run 1:
// iir_variable_filter
module iir_variable_filter
#(
    parameter DATA_IN_WIDTH  = 16,
    parameter DATA_OUT_WIDTH = 32,
    parameter TAP_WIDTH      = 16,
    parameter FF_TAP_COUNT   = 4,
    parameter FB_TAP_COUNT   = 3,
    parameter NUM_LP_FILTERS = 20
)
(
    input  wire                               clk,
    input  wire                               reset_n,
    input  wire        [8:0]                  filter_index,
    input  wire signed [DATA_IN_WIDTH-1:0]    data_in,
    output wire signed [DATA_OUT_WIDTH-1:0]   data_out
);
    wire [FF_TAP_COUNT*TAP_WIDTH-1:0] B_flat;
    wire [FB_TAP_COUNT*TAP_WIDTH-1:0] A_flat;
    coeff_selector #(
        .TAP_WIDTH(TAP_WIDTH),
        .FF_TAP_COUNT(FF_TAP_COUNT),
        .FB_TAP_COUNT(FB_TAP_COUNT),
        .NUM_LP_FILTERS(NUM_LP_FILTERS)
    ) coeff_sel (
        .filter_index(filter_index),
        .B_flat(B_flat),
        .A_flat(A_flat)
    );
    iir_filter #(
        .DATA_IN_WIDTH(DATA_IN_WIDTH),
        .DATA_OUT_WIDTH(DATA_OUT_WIDTH),
        .TAP_WIDTH(TAP_WIDTH),
        .FF_TAP_COUNT(FF_TAP_COUNT),
        .FB_TAP_COUNT(FB_TAP_COUNT)
    ) IIR (
        .clk(clk),
        .reset_n(reset_n),
  ...
Settings: LEC_CHECK=0, CAP_MARGIN=20, CORE_ASPECT_RATIO=0.5, CORE_MARGIN=4, CORE_UTILIZATION=63, CTS_CLUSTER_DIAMETER=393, CTS_CLUSTER_SIZE=98, SLEW_MARGIN=20, TNS_END_PERCENT=40; clock period 15.0 ns.
run.sh (not shown) runs the stock make flow with config.mk's settings and CLKGATE_MAP_FILE=.
Run 1 completed every stage of the flow, and the final layout passed the timing, design-rule and antenna checks.
> inputs changed (run 1 -> run 2)
- CTS_CLUSTER_SIZE no longer set, was 98
- CORE_ASPECT_RATIO no longer set, was 0.5
- CORE_UTILIZATION now 9, was 63
- CORE_MARGIN now 2, was 4
- CTS_CLUSTER_DIAMETER no longer set, was 393
- TNS_END_PERCENT no longer set, was 40
- the clock period (ns, I/O delays scaled along) now 16.0, was 15.0
## What came out
On DRC violations left, run 2 tracks run 1 almost exactly. Run 2 reached the final stage; the timing, design-rule and antenna checks on its layout passed. Summary — layout net count, run 2 relative to run 1: lower, by about 2%. NOTE average via count per standard cell run 1->run 2 decreased by more than half. Compared with run 1, run 2 shows a higher delay of the slowest cell on the worst path. The non-clock buffer count in run 2 sits about 40% below the value recorded for run 1. Routing usage on met3 was lower in the run labelled run 2.
## Diff of input files: run 3 against run 2
- changing CORE_UTILIZATION from 9 to 40
- changing the clock period (ns, I/O delays scaled along) from 16.0 to 24.5
## What came out
- The lower worst setup slack after layout came out of run 2.
- NOTE: clock-buffer cell count in run 3 exceeds that of run 2
Changes in run 4 relative to run 3:
- a change of CAP_MARGIN from 20 to 10
- a change of CORE_UTILIZATION from 40 to 72
- a change of the clock period (ns, I/O delays scaled along) from 24.5 to 13.0
[summary]
- Although run 4 finished all stages, its layout failed final checks on negative setup slack.
- Run 4 against run 3: overall routed net length increased by 3.6% relative to the old numbers; total non-filler cell area in the finished layout has increased; average cell area after synthesis has remained practically unchanged.


Setup of build 96:
iir_variable_filter again, from the RTL that the note above started with.
clock: 16.8 ns
lec_check: 0
cap_margin: 20
core_margin: 6
core_utilization: 49
cts_cluster_diameter: 168
cts_cluster_size: 98
gpl_routability_driven: 0
gpl_timing_driven: 1
hold_slack_margin: 0.24
max_routing_layer: met4
min_routing_layer: met1
place_density_lb_addon: 0.3
slew_margin: 5
tns_end_percent: 25
In summary, build 96 completed successfully, with a layout that passed the timing, design-rule and antenna checks.
The inputs of build 1 differ from those of build 96 as listed below.
diff --git a/flow/config.mk b/flow/config.mk
--- a/flow/config.mk
+++ b/flow/config.mk
@@ -6,7 +6,8 @@
 export NUM_CORES = 4
 export LEC_CHECK = 0
-export CAP_MARGIN = 20
+export CAP_MARGIN = 40
+export CORE_ASPECT_RATIO = 0.5
 export CORE_MARGIN = 6
-export CORE_UTILIZATION = 49
+export CORE_UTILIZATION = 67
 export CTS_CLUSTER_DIAMETER = 168
 export CTS_CLUSTER_SIZE = 98
@@ -16,5 +17,4 @@
 export MAX_ROUTING_LAYER = met4
 export MIN_ROUTING_LAYER = met1
-export PLACE_DENSITY_LB_ADDON = 0.3
 export SLEW_MARGIN = 5
-export TNS_END_PERCENT = 25
+export TNS_END_PERCENT = 10
--- outcome ---
Build 96 has a lower final period utilization than build 1. Compared with build 96, in build 1 timing-limited maximum frequency -about 0.5%; number of cells in the design after placement went down; met1 track demand over resource rose by 18 points; per-cell routed wire length now larger; die size fell by about 26%.
The inputs of build 89 differ from those of build 1 as listed below.
==> flow/config.mk <==
export PLATFORM = sky130hd
export DESIGN_NAME = iir_variable_filter
export DESIGN_NICKNAME = iir_variable_filter
export VERILOG_FILES = /design/flow/design.v
export SDC_FILE = /design/flow/constraint.sdc
export NUM_CORES = 4
export LEC_CHECK = 0
export CAP_MARGIN = 40
export CORE_ASPECT_RATIO = 0.5
export CORE_MARGIN = 4
export CORE_UTILIZATION = 63
export CTS_CLUSTER_DIAMETER = 393
export CTS_CLUSTER_SIZE = 98
export HOLD_SLACK_MARGIN = 0.25
export SLEW_MARGIN = 20
export TNS_END_PERCENT = 40
==> flow/constraint.sdc <==
create_clock -name core_clock -period 15.0 [get_ports {clk}]
set_input_delay 3.0000 -clock core_clock [delete_from_list [all_inputs] [get_ports {clk}]]
set_output_delay 3.0000 -clock core_clock [all_outputs]
set_load 0.01 [all_outputs]
### Flow results
In build 89 relative to build 1, count of buffers not belonging to the clock network in the layout had gone up by more than 100%.
Build 89 vs build 1, cell depth of the worst flop-to-flop path went up by 2.9%.
Post-synthesis chip area from yosys came out exactly the same in build 1 and build 89.
Wire length of the first global-routing pass grows by a few percent when moving from build 1 to build 89.
Between build 1 and build 89, area added between synthesis and finish increased.
The inputs of build 15 differ from those of build 89 as listed below.
==> flow/config.mk <==
export PLATFORM = sky130hd
export DESIGN_NAME = iir_variable_filter
export DESIGN_NICKNAME = iir_variable_filter
export VERILOG_FILES = /design/flow/design.v
export SDC_FILE = /design/flow/constraint.sdc
export NUM_CORES = 4
export LEC_CHECK = 0
export CAP_MARGIN = 20
export CORE_MARGIN = 2
export CORE_UTILIZATION = 40
export CTS_CLUSTER_DIAMETER = 395
export CTS_CLUSTER_SIZE = 100
export SLEW_MARGIN = 20
export TNS_END_PERCENT = 70
## What came out
- Between build 89 and build 15, the flow reports routed wirelength normalized by instance count decreasing by a little under 10%.
- On design area, build 15 does worse than build 89.
- Largest net degree at the start of global routing of build 15 falls short of that of build 89 by a little under 10%.
- Build 15 vs build 89: global-route wire length before repair up
- Summary: hold slack, build 15 worse than build 89
- Against build 89, build 15 comes in 1.3 points higher on area growth from synthesis to layout.
